==> nickel <==
==> flow/design.v <==
`timescale 1ns/10ps
module circ(clk, reset, pushin, Xin, Rin, pushout, Yout);
input clk,reset,pushin;
input [23:0] Xin,Rin;
output pushout;
output [23:0] Yout;
reg [23:0] Xl,Rl;
reg V1;
reg [47:0] X2,R2,diff,Diff;
reg V2;
reg V3;
reg [24:0] res;
reg [26:0] rv;
always @(posedge(clk) or posedge(reset)) begin
  if(reset) begin
    V1<=0;
    Xl<=0;
    Rl<=0;
  end else begin
    V1<= pushin;
    Xl<= Xin;
    Rl<= Rin;
  end
end
always @(posedge(clk) or posedge(reset)) begin
  if(reset) begin
    V2 <= 0;
    X2 <= 0;
    R2 <= 0;
  end else begin
    V2 <= V1;
    X2 <= Xl*Xl;
    R2 <= Rl*Rl;
  end
end
always @(posedge(clk) or posedge(reset)) begin
 if(reset) begin
  V3 <= 0;
  Diff <= 0;
 end else begin
  V3 <= V2;
  Diff <= R2-X2;
 end
end
integer ix;
always @(*) begin
 res=0;
 rv=0;
 diff=Diff;
 for(ix=0; ix < 24; ix=ix+1) begin 
   rv = { rv[24:0], diff[47:46] };
   diff={ diff[45:0],2'b0};
   if( { 1'b0,res[23:0],2'b1 } <= rv ) begin
     rv=rv - { 1'b0,res[23:0],2'b1 };
     res = { res[23:0],1'b1 };
   end else res= { res[23:0],1'b0 };
 end
end
assign pushout=V3;
assign Yout = res[23:0];
endmodule
==> flow/run.sh <==
#!/bin/bash
# the make line also repeats each setting of config.mk as NAME=value (left out here)
make -C /OpenROAD-flow-scripts/flow DESIGN_CONFIG=/design/flow/config.mk WORK_HOME=/design/flow/orfs CLKGATE_MAP_FILE= finish
==> flow/config.mk <==
export PLATFORM = sky130hd
export DESIGN_NAME = circ
export DESIGN_NICKNAME = circ
export VERILOG_FILES = /design/flow/design.v
export SDC_FILE = /design/flow/constraint.sdc
export NUM_CORES = 4
export LEC_CHECK = 0
export ABC_AREA = 1
export CAP_MARGIN = 0
export CELL_PAD_IN_SITES_DETAIL_PLACEMENT = 0
export CORE_ASPECT_RATIO = 0.5
export CORE_MARGIN = 2
export CORE_UTILIZATION = 58
export CTS_CLUSTER_DIAMETER = 331
export CTS_CLUSTER_SIZE = 98
export GPL_TIMING_DRIVEN = 0
export SETUP_SLACK_MARGIN = 5.0
export SLEW_MARGIN = 10
==> flow/constraint.sdc <==
create_clock -name core_clock -period 44.8 [get_ports {clk}]
set_input_delay 8.9600 -clock core_clock [delete_from_list [all_inputs] [get_ports {clk}]]
set_output_delay 8.9600 -clock core_clock [all_outputs]
set_load 0.01 [all_outputs]
==> sierra (differences from nickel) <==
ABC_AREA = default   (was 1)
CAP_MARGIN = 20   (was 0)
CORE_ASPECT_RATIO = 1.17   (was 0.5)
CORE_UTILIZATION = 66   (was 58)
CTS_CLUSTER_DIAMETER = default   (was 331)
CTS_CLUSTER_SIZE = 57   (was 98)
GPL_TIMING_DRIVEN = 1   (was 0)
MAX_ROUTING_LAYER = met4   (was default)
SETUP_SLACK_MARGIN = 4.36   (was 5.0)
==> flow/constraint.sdc (replaced) <==
create_clock -name core_clock -period 31.2 [get_ports {clk}]
set_input_delay 6.2400 -clock core_clock [delete_from_list [all_inputs] [get_ports {clk}]]
set_output_delay 6.2400 -clock core_clock [all_outputs]
set_load 0.01 [all_outputs]
==> notes <==
nickel reached the layout checks and failed them: negative setup slack. sierra failed in global routing on GRT-0116. Area after synthesis: nickel is higher than sierra (about 7%). Against nickel, the die area of sierra is smaller by about 18%. In sierra the synthesized cell count is smaller than in nickel, by about 23%.
==> figures <==
quantity	nickel	sierra
Yosys stat cell total	10,877	8,428
Die outline width	511 µm	304 µm
# placed instances	12,652	11,648
Adder Share, Synth	0.382	0.410
Worst setup slack before clock tree synthesis	-15,590 ps	-28,410 ps
Area figure in the yosys stat output	0.0746 mm²	0.0695 mm²
Core area	0.127 mm²	0.104 mm²
Post-synthesis instance area	0.0746 mm²	0.0695 mm²
Area fraction in compound gates	0.0971	0.188
Unique cell types	74	131
Result of the run	failed layout checks	stopped before the end
Failing step	-	global routing
Layout check failures	negative setup slack	-
Leading cell type by number of instances after synthesis	nand2_1	inv_1
Number of buffers added for setup after CTS	572	174
Share of the yosys chip area belonging to registers	0.0647	0.0695
Total number of placement rows	92	128
Mux cell area share	0.000302	0.0148
Xor and xnor area share after synthesis	0.0450	0.0595
Simple logic cell fraction of the synthesized area	0.274	0.164
Resized cells post-CTS	897	337
Mean instance size in the synthesized netlist	6.86 µm²	8.25 µm²
Initial Utilization	0.588	0.667
Die span in y	258 µm	355 µm

==> run R <==
RTL: the design.v shown in full above, as it stands there.
Settings: LEC_CHECK=0, CAP_MARGIN=20, CELL_PAD_IN_SITES_DETAIL_PLACEMENT=0, CORE_MARGIN=2, CORE_UTILIZATION=63, GPL_TIMING_DRIVEN=0, SETUP_SLACK_MARGIN=5.0, SLEW_MARGIN=10; clock period 44.8 ns.
run.sh (not shown) runs the stock make flow with config.mk's settings and CLKGATE_MAP_FILE=.
==> run D: changes against run R <==
- CELL_PAD_IN_SITES_DETAIL_PLACEMENT: 0 -> unset
- CORE_UTILIZATION: 63 -> 68
- GPL_TIMING_DRIVEN: 0 -> unset
- SETUP_SLACK_MARGIN: 5.0 -> unset
- SLEW_MARGIN: 10 -> 20
==> flow/constraint.sdc (replaced) <==
create_clock -name core_clock -period 124.0 [get_ports {clk}]
set_input_delay 24.8000 -clock core_clock [delete_from_list [all_inputs] [get_ports {clk}]]
set_output_delay 24.8000 -clock core_clock [all_outputs]
set_load 0.01 [all_outputs]
==> run K: changes against run R <==
- ABC_AREA: unset -> 1
- CELL_PAD_IN_SITES_DETAIL_PLACEMENT: 0 -> unset
- CORE_UTILIZATION: 63 -> 58
- CTS_CLUSTER_DIAMETER: unset -> 344
- GPL_TIMING_DRIVEN: 0 -> unset
- HOLD_SLACK_MARGIN: unset -> 0.29
- SETUP_SLACK_MARGIN: 5.0 -> unset
- SLEW_MARGIN: 10 -> 20
==> flow/constraint.sdc (replaced) <==
create_clock -name core_clock -period 43.5 [get_ports {clk}]
set_input_delay 8.7000 -clock core_clock [delete_from_list [all_inputs] [get_ports {clk}]]
set_output_delay 8.7000 -clock core_clock [all_outputs]
set_load 0.01 [all_outputs]
==> deck_impl_summary.md <==
Flow Results at a Glance

Outcome
  – Status: failed layout checks
  – Violated Checks: setup timing

Yosys
  – Area contributors post-synth: fa_1 23%, ha_1 16%, nand2_1 13%
  – Post-synthesis instance total: 10877
  – XOR Share, Synth: 4.50%

Floorplanning
  – Die H: 363 um
  – Core box area: 0.128 mm^2
  – FP Rows: 131

Worst setup path
  – Worst Path Arrival: 36.77 ns
  – CP Buf/Inv Count: 54
  – CP Launch Point: Diff[46]$_DFF_PP0_

Final timing
  – Worst slew pin tran: 1.04 ns
  – Fin worst setup slack: -1.97 ns
  – Setup-failing EPs final: 2
# the run above: run K

==> deck_impl_summary.md <==
Flow Results at a Glance

Outcome
  – Status: finished clean

Floorplanning
  – Die H: 324 um
  – Core box area: 0.102 mm^2
  – FP Rows: 117

Yosys
  – XOR Share, Synth: 5.95%
  – Post-synthesis instance total: 8428
  – Area contributors post-synth: fa_1 24%, ha_1 17%, inv_1 7.7%
  – Distinct cells, synth: 131

Final timing
  – Setup-failing EPs final: 0
  – Worst slew pin tran: 1.25 ns

Worst setup path
  – CP Buf/Inv Count: 59
  – Worst Path Arrival: 76.75 ns
# the run above: run D

==> deck_impl_summary.md <==
Flow Results at a Glance

Outcome
  – Status: failed layout checks
  – Violated Checks: setup timing

Final timing
  – Fin worst setup slack: -25.73 ns
  – Setup-failing EPs final: 10

Floorplanning
  – FP Rows: 121

Yosys
  – XOR Share, Synth: 5.95%
  – Post-synthesis instance total: 8428
# the run above: run R


==> v10 <==
RTL: the design.v shown in full above, as it stands there.
==> flow/config.mk <==
export PLATFORM = sky130hd
export DESIGN_NAME = circ
export DESIGN_NICKNAME = circ
export VERILOG_FILES = /design/flow/design.v
export SDC_FILE = /design/flow/constraint.sdc
export NUM_CORES = 4
export LEC_CHECK = 0
export ABC_AREA = 1
export CAP_MARGIN = 20
export CORE_MARGIN = 2
export CORE_UTILIZATION = 68
export CTS_CLUSTER_DIAMETER = 237
export CTS_CLUSTER_SIZE = 92
export SLEW_MARGIN = 20
==> flow/constraint.sdc <==
create_clock -name core_clock -period 88.9 [get_ports {clk}]
set_input_delay 17.7800 -clock core_clock [delete_from_list [all_inputs] [get_ports {clk}]]
set_output_delay 17.7800 -clock core_clock [all_outputs]
set_load 0.01 [all_outputs]
==> inputs of v17, as changes to v10 <==
- ABC_AREA: 1 -> default
- CELL_PAD_IN_SITES_DETAIL_PLACEMENT: default -> 2
- CORE_MARGIN: 2 -> 3
- CORE_UTILIZATION: 68 -> 67
- CTS_CLUSTER_DIAMETER: 237 -> default
- CTS_CLUSTER_SIZE: 92 -> default
- SETUP_SLACK_MARGIN: default -> 5.0
==> flow/constraint.sdc (replaced) <==
create_clock -name core_clock -period 80.0 [get_ports {clk}]
set_input_delay 16.0000 -clock core_clock [delete_from_list [all_inputs] [get_ports {clk}]]
set_output_delay 16.0000 -clock core_clock [all_outputs]
set_load 0.01 [all_outputs]
==> qor summary <==
Mux cell area share after synthesis: v10 0.0302%; v17 1.48%
Number of library cell types mapped by synthesis: v10 74; v17 131
Run status: v10 no timing/DRC/antenna violations; v17 aborted with a tool error
Last stage reached: v10 -; v17 detailed placement
Top flip-flop cell by instance count after synthesis: v10 sky130_fd_sc_hd__dfrtp_1; v17 sky130_fd_sc_hd__dfrtp_1
Top-Level Pins: v10 76; v17 76
XORs/XNORs by Area: v10 4.50%; v17 5.95%
Die boundary width: v10 335 um; v17 328 um
Post-synthesis cell count from yosys: v10 10900; v17 8428
Y dimension of the die: v10 335 um; v17 328 um
Rows: v10 121; v17 117
Core utilization at floorplan: v10 68.5%; v17 67.9%
Routability congestion estimate: v10 1.10; v17 1.05
Top cell type's share of synthesized area: v10 22.7%; v17 24.3%
Adder-cell share of the synthesized area: v10 38.2%; v17 41.0%
Core Area: v10 109000 um^2; v17 102000 um^2
Die outline area: v10 112000 um^2; v17 108000 um^2
Most repeated cell in the gate-level netlist after synthesis: v10 sky130_fd_sc_hd__nand2_1; v17 sky130_fd_sc_hd__inv_1
Combined area of all synthesized cells: v10 74600 um^2; v17 69500 um^2
AND-OR/OR-AND Cells, Area Fraction: v10 9.71%; v17 18.8%
Average cell area after synthesis: v10 6.86 um^2; v17 8.25 um^2
Post-synthesis share of cell area spent on and, or, nand and nor gates: v10 27.4%; v17 16.4%
Number of register bits inferred by synthesis: v10 193; v17 193
Post-synthesis sequential area ratio: v10 6.47%; v17 6.95%
Synthesized instance count: v10 10900; v17 8428
Chip area estimate from yosys synthesis: v10 74600 um^2; v17 69500 um^2

==> run B <==
// circ: RTL as listed in full above, without the edits since
export LEC_CHECK = 0
export CAP_MARGIN = 40
export CELL_PAD_IN_SITES_DETAIL_PLACEMENT = 2
export CELL_PAD_IN_SITES_GLOBAL_PLACEMENT = 1
export CORE_ASPECT_RATIO = 1.52
export CORE_MARGIN = 2
export CORE_UTILIZATION = 63
export GPL_ROUTABILITY_DRIVEN = 1
export GPL_TIMING_DRIVEN = 1
export MAX_ROUTING_LAYER = met4
export PLACE_DENSITY_LB_ADDON = 0.19
export SETUP_SLACK_MARGIN = 3.37
export SLEW_MARGIN = 5
export TNS_END_PERCENT = 10
create_clock -name core_clock -period 110.0 [get_ports {clk}]
==> inputs of run E, as changes to run B <==
CAP_MARGIN = 20   (was 40)
CELL_PAD_IN_SITES_DETAIL_PLACEMENT = 0   (was 2)
CELL_PAD_IN_SITES_GLOBAL_PLACEMENT = unset   (was 1)
CORE_ASPECT_RATIO = 1.05   (was 1.52)
CORE_UTILIZATION = 68   (was 63)
GPL_ROUTABILITY_DRIVEN = unset   (was 1)
PLACE_DENSITY_LB_ADDON = unset   (was 0.19)
SETUP_SLACK_MARGIN = 4.36   (was 3.37)
SLEW_MARGIN = 10   (was 5)
TNS_END_PERCENT = unset   (was 10)
==> flow/constraint.sdc (replaced) <==
create_clock -name core_clock -period 29.0 [get_ports {clk}]
set_input_delay 5.8000 -clock core_clock [delete_from_list [all_inputs] [get_ports {clk}]]
set_output_delay 5.8000 -clock core_clock [all_outputs]
set_load 0.01 [all_outputs]
==> impl_metrics.sql <==
-- physical implementation figures
INSERT INTO impl_metrics (metric_group, metric, value, unit) VALUES
('global_routing', 'globalRouteOverflowTotal', '3026', ''),
('placement', 'place_congestion', '1.10', ''),
('die', 'die_h', '332', 'microns'),
('die', 'fp-row-count', '120', ''),
('outcome', 'stop_stage', '5_1_grt', ''),
('clock_network', 'cts-htree-levels', '4', ''),
('die', 'chip_area', '105000', 'sq um'),
('die', 'die_width', '316', 'microns'),
('die', 'initCoreUtil', '68.4', '%'),
('outcome', 'outcome', 'aborted with a tool error', ''),
('outcome', 'run.stop_error', '[ERROR GRT-0116] Global routing finished with congestion. Check the congestion regions in the DRC Viewer.', ''),
('clock_network', 'clock_tree.root_cell', 'clkbuf_16', '');
Source of the figures above: run E

==> impl_metrics.sql <==
-- physical implementation figures
INSERT INTO impl_metrics (metric_group, metric, value, unit) VALUES
('placement', 'place_congestion', '1.07', ''),
('synth', 'ff_latch_count_synth', '193', ''),
('die', 'fp-row-count', '150', ''),
('synth', 'yosys_most_used_dff', 'dfrtp_1', ''),
('outcome', 'stop_stage', '3_5_place_dp', ''),
('synth', 'yosys-stat-area', '69500', 'sq um'),
('synth', 'synth.top_cells.by_count', 'inv_1, ha_1, fa_1, a21oi_1, nand2_1', ''),
('synth', 'edf_count', '0', ''),
('die', 'initCoreUtil', '63.3', '%'),
('die', 'chip_area', '113000', 'sq um'),
('synth', 'synth_seq_share', '6.95', '%'),
('outcome', 'run.stop_error', '[ERROR DPL-0033] detailed placement checks failed during check placement.', ''),
('synth', 'netlist_instances', '8428', ''),
('outcome', 'outcome', 'aborted with a tool error', ''),
('die', 'die_width', '273', 'microns'),
('synth', 'ys_warn_count', '1', ''),
('die', 'die_h', '414', 'microns');
Source of the figures above: run B

